## v4
// lab4_2
module lab4_2( 
              input wire      mode,
              input wire[2:0] opCode,
              input wire[3:0] value,
              input clk,
              input reset,
              output reg[9:0] result,
              output reg cacheFull,
              output reg invalidOp,
              output reg overflow);
clock: 13.4 ns
lec_check: 0
abc_area: 1
cap_margin: 20
cell_pad_in_sites_global_placement: 1
core_margin: 10
core_utilization: 19
cts_cluster_size: 17
gpl_routability_driven: 0
gpl_timing_driven: 0
hold_slack_margin: 0.14
max_routing_layer: met4
min_routing_layer: met2
place_density: 0.54
setup_slack_margin: 3.74
slew_margin: 5
run.sh (not shown) runs the stock make flow with config.mk's settings and CLKGATE_MAP_FILE=.
### v4 -> v36
Settings: GPL_TIMING_DRIVEN: 0 -> unset; CORE_MARGIN: 10 -> 2; MIN_ROUTING_LAYER: met2 -> unset; TNS_END_PERCENT: unset -> 5; CELL_PAD_IN_SITES_GLOBAL_PLACEMENT: 1 -> unset; CTS_CLUSTER_SIZE: 17 -> 100; MAX_ROUTING_LAYER: met4 -> unset; CORE_UTILIZATION: 19 -> 72; SLEW_MARGIN: 5 -> 20; HOLD_SLACK_MARGIN: 0.14 -> unset; SETUP_SLACK_MARGIN: 3.74 -> 1.89; PLACE_DENSITY: 0.54 -> 0.36; GPL_ROUTABILITY_DRIVEN: 0 -> unset; the clock period (ns, I/O delays scaled along): 13.4 -> 6.78.
==> comparison <==
- Diff v4..v36 | compound-cell area share of the yosys netlist | unchanged
- From v4 to v36 the numbers moved as follows: yosys synthesis chip area level, die size moved down, post-place instance area moved up, setup slack at placement moved down.
- [compare] base=v4 new=v36: TritonCTS buffer count shows a reduction of 23%; horizontal die size shows a reduction of 50%.
- Diff v4..v36 | simple-gate portion of the synthesized area | unchanged
- Status(v36) = ERROR, stage = global routing
diff inputs: v36 => v25
Settings: PLACE_DENSITY no longer set, was 0.36; TNS_END_PERCENT no longer set, was 5; CORE_UTILIZATION now 65, was 72; CTS_CLUSTER_SIZE no longer set, was 100; ABC_AREA no longer set, was 1; SETUP_SLACK_MARGIN now 2.42, was 1.89; the clock period (ns, I/O delays scaled along) now 8.82, was 6.78.
Findings:
v25 finished all stages; however, its layout fails the closing checks, the failures being setup timing. Diff v36 and v25: weighted congestion at the end of routability-driven global placement higher in v25. Compared with v36, v25 shows a simple logic cell fraction of the synthesized area that is 15 points lower. Looking at post-synthesis share of cell area spent on full adders, half adders and majority gates, v25 sits below v36. On number of resized instances in the post-cts repair step: v25 sits below v36. v36 -> v25: total placed cells including tap cells decreased by more than 10%. Total cells reported by yosys after synthesis (higher): v36. v25 against v36: summed standard-cell area reported by yosys grew by about 2%, cell count after synthesis decreased by 573 relative to the old numbers, area of the core grew by 3500 um2, synthesized area went up 2.0%. Compare v36 and v25 | HPWL after detailed placement lower: v25.
### v25 -> v35
Settings: an added MAX_ROUTING_LAYER of met4; a change of CORE_UTILIZATION from 65 to 40; a deleted SETUP_SLACK_MARGIN that had been 2.42; an added MIN_ROUTING_LAYER of met2; an added PLACE_DENSITY_LB_ADDON of 0.17; a change of the clock period (ns, I/O delays scaled along) from 8.82 to 12.5.
[summary]
Looking at global-route usage, v35 sits above v25. Looking at the reports, v35 completed the entire flow and the layout it produced met the timing, design-rule and antenna checks. [v25] flow finished | final checks: failed | reasons: setup timing. Compared with v25, v35 shows actual transition at the worst max-transition pin lower by 160 ps. Relative to v25, v35 improves register-to-register setup slack. v35 vs v25: met3 track utilization from global routing up. Per the comparison of v35 with v25, via count higher; routed wire length per instance higher.


lab4_2 again, from the RTL that the note above started with.
## lab4_2
module lab4_2( 
              input wire      mode,
              input wire[2:0] opCode,
              input wire[3:0] value,
              input clk,
              input reset,
              output reg[9:0] result,
              output reg cacheFull,
              output reg invalidOp,
              output reg overflow);
Settings: LEC_CHECK=0, CAP_MARGIN=0, CORE_MARGIN=2, CORE_UTILIZATION=65, MIN_ROUTING_LAYER=met1, SETUP_SLACK_MARGIN=-0.37, SLEW_MARGIN=35; clock period 7.35 ns.
The baseline finished with negative setup slack left.
==> next run, changes <==
==> flow/config.mk (replaced) <==
export PLATFORM = sky130hd
export DESIGN_NAME = lab4_2
export DESIGN_NICKNAME = lab4_2
export VERILOG_FILES = /design/flow/design.v
export SDC_FILE = /design/flow/constraint.sdc
export NUM_CORES = 4
export LEC_CHECK = 0
export CAP_MARGIN = 20
export CORE_MARGIN = 2
export CORE_UTILIZATION = 72
export CTS_CLUSTER_SIZE = 32
export PLACE_DENSITY_LB_ADDON = 0.15
export SETUP_SLACK_MARGIN = -1.01
export SLEW_MARGIN = 20
==> flow/constraint.sdc (replaced) <==
create_clock -name core_clock -period 10.1 [get_ports {clk}]
set_input_delay 2.0200 -clock core_clock [delete_from_list [all_inputs] [get_ports {clk}]]
set_output_delay 2.0200 -clock core_clock [all_outputs]
set_load 0.01 [all_outputs]
The new run completed and failed the layout checks on negative setup slack; register-to-register slack gets better by 2700 ps; global-route usage came out higher by 6.0 points; count of clock-buffer cells in the layout came out lower by 1.


== north ==
lab4_2 again, from the RTL that the note above started with.
Settings: LEC_CHECK=0, CAP_MARGIN=30, CELL_PAD_IN_SITES_DETAIL_PLACEMENT=1, CORE_ASPECT_RATIO=1.09, CORE_MARGIN=2, CORE_UTILIZATION=40, CTS_CLUSTER_DIAMETER=213, GPL_ROUTABILITY_DRIVEN=0, GPL_TIMING_DRIVEN=0, SLEW_MARGIN=40; clock period 7.44 ns.
Final checks on north, whose flow otherwise completed, came back failing, citing negative setup slack.
#### Input delta (south over north)
Settings: a deleted CORE_ASPECT_RATIO that had been 1.09; an added TNS_END_PERCENT of 5; a change of SLEW_MARGIN from 40 to 20; a change of CAP_MARGIN from 30 to 20; an added ABC_AREA of 1; a deleted GPL_TIMING_DRIVEN that had been 0; a change of CORE_UTILIZATION from 40 to 72; a deleted CTS_CLUSTER_DIAMETER that had been 213; a deleted GPL_ROUTABILITY_DRIVEN that had been 0; an added PLACE_DENSITY of 0.36; an added SETUP_SLACK_MARGIN of 1.89; a deleted CELL_PAD_IN_SITES_DETAIL_PLACEMENT that had been 1; a change of the clock period (ns, I/O delays scaled along) from 7.44 to 10.5.
[summary]
- What the final checks of south revealed, after a flow that finished every stage, was a layout that fails on negative setup slack.
- north -> stages 100% | layout checks FAIL | negative setup slack
- Cmp south vs north: first-iteration DRC count higher in south
- A top logic cell family in the synthesized netlist of simple AND/OR/NAND/NOR gates is what south shows, while adder cells belongs to north.
- south reports a higher number of vias per cell after detailed routing than north does.
- The largest net degree at the start of global routing number comes out lower for north vs south.
- south vs. north: number of unique standard cell types used by synthesis lost 40.
- | post-route clock period utilization | higher: north |
- Measured against each other, north and south differ in mean area per synthesized cell, the lower figure coming from south.
- As far as clock skew is concerned, north and south perform about the same.
- Summary of south over north: chip area line of the yosys report has decreased; worst hold-check slack has decreased.
- south -> north: final hold violation count delta 0, exact match
--- input diff south..east ---
Settings: PLACE_DENSITY removed (was 0.36); SETUP_SLACK_MARGIN changed from 1.89 to 2.23; PLACE_DENSITY_LB_ADDON newly set to 0.2; the clock period (ns, I/O delays scaled along) changed from 10.5 to 7.47.
Notes after the runs:
Status east: flow complete, layout not clean - negative setup slack. In the metrics for east and south, the one carrying the higher portion of the clock cycle consumed by the worst path in the final layout is east. Higher area growth from synthesis to final layout among east and south: east. Re highest achievable clock rate: east is 8.4% down on south. The lower worst-case setup margin in the final layout came out of east. The fraction of standard cell area that is sequential in east sits 1.2 points below the value recorded for south. Looking at CTS buffer count across east and south, the one that comes out higher is east. Higher routed wire length was reported by east, not south. The worst setup path endpoint comes out p0[8]$_DFFE_PP0P_ in one run and p0[7]$_DFFE_PP0P_ in the other, namely in south and east respectively.
Setup changes, east to west
Settings: changing PLACE_DENSITY_LB_ADDON from 0.2 to 0.29; removing TNS_END_PERCENT (formerly 5); setting CTS_CLUSTER_SIZE to 74 for the first time; changing SLEW_MARGIN from 20 to 40; removing SETUP_SLACK_MARGIN (formerly 2.23); changing the clock period (ns, I/O delays scaled along) from 7.47 to 11.2.
Findings:
east: complete, dirty (negative setup slack). west completed end to end with timing, DRC and antenna clean. Comparing west and east, the higher number of buffers and inverters on the critical path was measured on east. west has highest achievable clock rate above what east had. west: logic depth of the worst register-to-register path is about 3.4% higher than what east reported. Summary of west over east: post-layout instance area now sits lower, post-synthesis to final-layout area growth now sits lower, fraction of area in registers now sits higher, final critical-path setup slack now sits higher.
### west -> middle
Settings: CTS_CLUSTER_SIZE removed (was 74); SLEW_MARGIN changed from 40 to 20; CORE_UTILIZATION changed from 72 to 68; PLACE_DENSITY_LB_ADDON changed from 0.29 to 0.2; SETUP_SLACK_MARGIN newly set to 2.23; the clock period (ns, I/O delays scaled along) changed from 11.2 to 12.1.
[summary]
Of the two values seen for highest routing layer actually used, met4 was produced by west and met5 by middle.
Cmp middle vs west: cell count after placement lower in middle
In middle, clock-buffer cell count is higher than in west.
Relative to west, die size increased by 0.0016 mm2 in middle.
Changes observed in middle relative to west: design area shows an increase of 0.0016 mm2, total of cells resized after clock tree synthesis grew by 128, number of max-slew violations in the final report saw little to no change, routed wire length now larger, highest net fanout along the worst path lost 1.
For area used by sequential logic in the layout, middle and west come out practically identical.
Against west, per-cell via count in the routed design in middle rose slightly.


Setup of run 1:
Starting RTL as in the previous note.
export LEC_CHECK = 0
export ABC_AREA = 1
export CAP_MARGIN = 20
export CELL_PAD_IN_SITES_GLOBAL_PLACEMENT = 1
export CORE_MARGIN = 10
export CORE_UTILIZATION = 70
export CTS_CLUSTER_DIAMETER = 207
export CTS_CLUSTER_SIZE = 17
export GPL_ROUTABILITY_DRIVEN = 0
export GPL_TIMING_DRIVEN = 0
export HOLD_SLACK_MARGIN = 0.14
export MAX_ROUTING_LAYER = met4
export MIN_ROUTING_LAYER = met2
export PLACE_DENSITY = 0.54
export SETUP_SLACK_MARGIN = 0.0
export SLEW_MARGIN = 5
create_clock -name core_clock -period 7.12 [get_ports {clk}]
Run status, run 1: aborted in global placement without I/O, error GPL-0301
For run 2, these inputs were changed with respect to run 1:
- CTS_CLUSTER_SIZE: 17 -> unset
- HOLD_SLACK_MARGIN: 0.14 -> unset
- CELL_PAD_IN_SITES_GLOBAL_PLACEMENT: 1 -> unset
- CTS_CLUSTER_DIAMETER: 207 -> unset
- PLACE_DENSITY: 0.54 -> unset
- MAX_ROUTING_LAYER: met4 -> unset
- SLEW_MARGIN: 5 -> 30
- GPL_ROUTABILITY_DRIVEN: 0 -> unset
- SETUP_SLACK_MARGIN: 0.0 -> unset
- CORE_UTILIZATION: 70 -> 54
- PLACE_DENSITY_LB_ADDON: unset -> 0.24
- GPL_TIMING_DRIVEN: 0 -> unset
- ABC_AREA: 1 -> unset
- MIN_ROUTING_LAYER: met2 -> met1
- the clock period (ns, I/O delays scaled along): 7.12 -> 13.4
Results
Run 2 — area of the core 32% higher, run 1 as reference
Looking across run 1 and run 2, the single run that reached the end with no open violations was run 2.
Run 1 did not finish; a tool error ended it in global placement without I/O.
The die area of run 2 exceeds that of run 1 by 9900 um^2.
The mux share of post-synthesis cell area of run 2 is higher than that of run 1.
Going from run 1 to run 2, part of the Yosys area used for sequential elements saw a decrease, post-synthesis share of cell area spent on xor and xnor gates saw an increase.
Run 2 ended with less synthesized netlist cell count than run 1.
Area of the synthesized netlist per yosys stat (run 2 vs. run 1) increases by a few percent
diff inputs: run 2 => run 3
- a change of CORE_UTILIZATION from 54 to 34
- a deleted MIN_ROUTING_LAYER that had been met1
- a deleted PLACE_DENSITY_LB_ADDON that had been 0.24
- a change of CORE_MARGIN from 10 to 2
- a change of SLEW_MARGIN from 30 to 20
- a change of the clock period (ns, I/O delays scaled along) from 13.4 to 12.2
Notes after the runs:
- Run 2 → run 3: post-cts gate resize count went up by 14; cell area climbed 1300 um^2; setup slack moved down; count of clock-buffer cells in the layout now sits lower; portion of the layout cell area used by clock cells closely matched the old numbers.
Input-level comparison between run 4 and run 3:
- ABC_AREA: unset -> 1
- SETUP_SLACK_MARGIN: unset -> 1.89
- TNS_END_PERCENT: unset -> 5
- PLACE_DENSITY: unset -> 0.36
- CORE_UTILIZATION: 34 -> 72
- the clock period (ns, I/O delays scaled along): 12.2 -> 6.78
### Flow results
Run 4 did not make it past global routing, where a tool error ended it.
Run comparison: run 4 largest combinational cell category by area simple AND/OR/NAND/NOR gates; run 3 largest combinational cell category by area adder cells
Run 4 vs run 3: chip area in the Yosys report down slightly
Row synthesized-area fraction occupied by adder cells: run 4 higher / run 3 lower
Comparing run 3 and run 4, the lower unique cell type count in the Yosys netlist was measured on run 4.
Compare run 3 and run 4 | cell total after placement higher: run 4
Changes in run 5 relative to run 4:
- MIN_ROUTING_LAYER newly set to met1
- SETUP_SLACK_MARGIN removed (was 1.89)
- CORE_UTILIZATION changed from 72 to 71
- SLEW_MARGIN changed from 20 to 30
- CTS_CLUSTER_SIZE newly set to 15
- PLACE_DENSITY removed (was 0.36)
- CTS_CLUSTER_DIAMETER newly set to 271
- PLACE_DENSITY_LB_ADDON newly set to 0.24
- the clock period (ns, I/O delays scaled along) changed from 6.78 to 9.14
### Flow results
- [run 5] flow finished | final checks: failed | reasons: setup timing
- Run 4 -> run 5: post-CTS setup buffer count decreased by more than 10%
- Die span in y: higher on run 5
- Looking at die area across both flows, run 5 is the weaker of the two, with run 4 ahead.
- Re CTS buffer count: run 5 is 5 down on run 4.
- In the flow results for run 5 and run 4, the placeable core region is larger on run 5.
- Of run 5 and run 4, the run reporting the higher half-perimeter wire length of the detailed placement result was run 4.
- Relative to run 4, routability-driven placement congestion ratio has gone up in run 5.
Here is what was changed in the inputs of run 6 compared with run 5.
- CORE_UTILIZATION changed from 71 to 40
- SLEW_MARGIN changed from 30 to 40
- MIN_ROUTING_LAYER removed (was met1)
- PLACE_DENSITY_LB_ADDON removed (was 0.24)
- TNS_END_PERCENT removed (was 5)
- GPL_TIMING_DRIVEN newly set to 0
- CTS_CLUSTER_DIAMETER removed (was 271)
- CTS_CLUSTER_SIZE removed (was 15)
- CAP_MARGIN changed from 20 to 30
- ABC_AREA removed (was 1)
- the clock period (ns, I/O delays scaled along) changed from 9.14 to 7.44
Notes after the runs:
The flow completed for run 6, but it is not clean: the layout still shows setup timing. Looking only at number of cell rows, and setting everything else aside, the lower value of run 6 and run 5 goes to run 5. Run 6 does worse than run 5 on synthesized area. Post-route cell area: run 6 vs run 5 up 1.9%. Against run 5, run 6 reports a all-layer global routing usage that is lower. Going from run 5 to run 6, net count of the mapped netlist shrank by more than 10%. On final critical-path required period, run 6 does worse than run 5. The lower placed instance count came out of run 6.


== exp/yarrow ==
Starting RTL as in the previous note.
// lab4_2
module lab4_2( 
              input wire      mode,
              input wire[2:0] opCode,
              input wire[3:0] value,
              input clk,
              input reset,
              output reg[9:0] result,
              output reg cacheFull,
              output reg invalidOp,
              output reg overflow);
	reg [2:0] opcode_array[0:31];
	reg [3:0] value_array[0:31];
	integer i;
	reg [10:0] counter;
	reg [10:0] counter2;
	reg [20:0] p0;
	reg [20:0] p1;
	reg [10:0] temp_for_p0_p1_change;	
	reg temp_for_bit_change;
	reg [6:0] PC;
	reg [6:0] begin_PC;
	reg flag;
    always @(posedge clk or posedge reset) begin 
		if(reset) begin
			for(i=0;i<32;i=i+1)begin
				opcode_array[i] = 0;
				value_array[i] = 0;
			end
		   invalidOp = 0;  
			cacheFull = 0;
			overflow = 0;
		   counter = 0;	  
		   counter2= 0;	  
		   p0 = 0;	  
		   p1 = 0;  
		   PC = 0;
		   flag = 0;
		   begin_PC = 0;
		   result = 0;
		end else begin
			if(mode == 1) begin 
				temp_for_p0_p1_change = p0;
			   if(opcode_array[PC] == 0) begin		  
					p0 = p0 + value_array[PC]; 			  
			   end
			   if(opcode_array[PC] == 1) begin
					p0 = p0 + p1 + value_array[PC];				  
			   end
			   if(opcode_array[PC] == 2) begin
					p0 = p0 * p1 + value_array[PC];					
			   end
			   if(opcode_array[PC] == 4) begin 
					counter2 = 0;
					for(i=0;i<10;i=i+1) begin			
						if(p0[i] == 1) counter2 = counter2 + 1; 						
					end			
					p0 = counter2;	  
			   end
			   if(opcode_array[PC] == 5) begin
					for(i=0;i<5;i=i+1) begin
						temp_for_bit_change = p0[i];			
						p0[i] = p0[9-i];			
						p0[9-i] = temp_for_bit_change;
					end
			   end
			   if(opcode_array[PC] == 6) begin					
					begin_PC = value_array[PC];
			   end
			   flag = 0;
			   for(i=10;i<21;i=i+1)begin				  
					if (p0[i] == 1) flag = 1;
					p0[i] = 0;
			   end
				if(flag == 0) begin		
					overflow = 0;	
				end	
				else begin	
					overflow = 1;	
				end
				PC = PC + 1;
				if(PC >= counter) begin  
  ...
Settings: LEC_CHECK=0, ABC_AREA=1, CAP_MARGIN=20, CORE_MARGIN=2, CORE_UTILIZATION=71, CTS_CLUSTER_SIZE=31, HOLD_SLACK_MARGIN=-0.09, MIN_ROUTING_LAYER=met1, PLACE_DENSITY_LB_ADDON=0.24, SLEW_MARGIN=30, TNS_END_PERCENT=80; clock period 9.14 ns.
Status(exp/yarrow) = ERROR, stage = 5_1_grt
### exp/yarrow -> exp/delta
Settings: a deleted PLACE_DENSITY_LB_ADDON that had been 0.24; a deleted CTS_CLUSTER_SIZE that had been 31; a change of CAP_MARGIN from 20 to 0; a deleted ABC_AREA that had been 1; an added CTS_CLUSTER_DIAMETER of 29; a change of CORE_UTILIZATION from 71 to 65; a deleted TNS_END_PERCENT that had been 80; an added SETUP_SLACK_MARGIN of 2.01; a change of SLEW_MARGIN from 30 to 35; a deleted HOLD_SLACK_MARGIN that had been -0.09; a change of the clock period (ns, I/O delays scaled along) from 9.14 to 7.35.
==> comparison <==
Status exp/delta: flow complete, layout not clean - setup timing. The final HPWL from detailed placement in exp/delta was higher than what exp/yarrow gave. The chip area line of the yosys report reported for exp/delta is greater than that of exp/yarrow by 390 µm². Sort exp/delta and exp/yarrow by post-synthesis simple-gate area fraction asc -> top: exp/delta. Relative to exp/yarrow, the post-synthesis instance total measured on exp/delta has decreased by more than 10%. [compare] base=exp/yarrow new=exp/delta: tally of unique sky130hd cells used after synthesis rose by 40, number of placed instances, taps included went down about 15%, mean post-synth cell area now sits higher.
Input changes introduced in exp/violet (baseline for comparison: exp/delta):
Settings: an added ABC_AREA of 1; a change of SETUP_SLACK_MARGIN from 2.01 to 2.77; an added PLACE_DENSITY of 0.35; a change of CORE_UTILIZATION from 65 to 71; a deleted CTS_CLUSTER_DIAMETER that had been 29; a change of CAP_MARGIN from 0 to 20; a change of SLEW_MARGIN from 35 to 30; an added CTS_CLUSTER_SIZE of 15; a change of the clock period (ns, I/O delays scaled along) from 7.35 to 9.28.
--- outcome ---
- exp/violet: GRT-0232 in 5_1_grt -> run aborted
- Cell count after placement: exp/violet and exp/delta compared, lower one is exp/delta
- Looking at synthesized cell count, exp/violet sits above exp/delta.
- The global placer's final weighted congestion in exp/violet is 0.886 times that in exp/delta.
- Total nets after synthesis on exp/violet is up relative to exp/delta.
- Changes observed in exp/violet relative to exp/delta: adder and majority gate portion of the synthesized area up 0.32 points, pre-CTS setup slack has increased, synthesized chip area reported by yosys decreased by 2.0% relative to the old numbers.
- Simple-gate share of the synthesized area was lower in exp/delta than in exp/violet.
- Relative to exp/delta, the total clock buffers created by CTS measured on exp/violet has decreased by more than half.
- exp/violet vs exp/delta: fraction of the yosys area taken by sequential cells up in exp/violet
- Number of buffers added for setup after CTS: exp/violet vs exp/delta up 56
Inputs modified between exp/violet and exp/garnet:
Settings: HOLD_SLACK_MARGIN newly set to 0.29; CTS_CLUSTER_SIZE changed from 15 to 31; PLACE_DENSITY changed from 0.35 to 0.67; SETUP_SLACK_MARGIN removed (was 2.77); the clock period (ns, I/O delays scaled along) changed from 9.28 to 9.04.
Results
- Going from exp/violet to exp/garnet, hold buffer count at CTS did not really move, post-place setup slack shows a reduction of 0.33 ns, die size now sits at about the same level.
- Comparing exp/violet against exp/garnet, there is no change at all in post-synthesis compound-gate area fraction.
- exp/garnet did not run to completion, as it errored out during 5_1_grt.
- Number of resized instances in the post-cts repair step ended up 9 higher on exp/garnet than on exp/violet.
- Compared with exp/violet, exp/garnet shows cell count after placement that has gone up slightly.
- Reported for exp/violet and exp/garnet, net count after synthesis turned out identical to the last digit.
- exp/violet -> exp/garnet: area of the synthesized netlist per yosys stat delta 0, exact match
- exp/violet -> exp/garnet: half-perimeter wire length after placement increased by a few percent
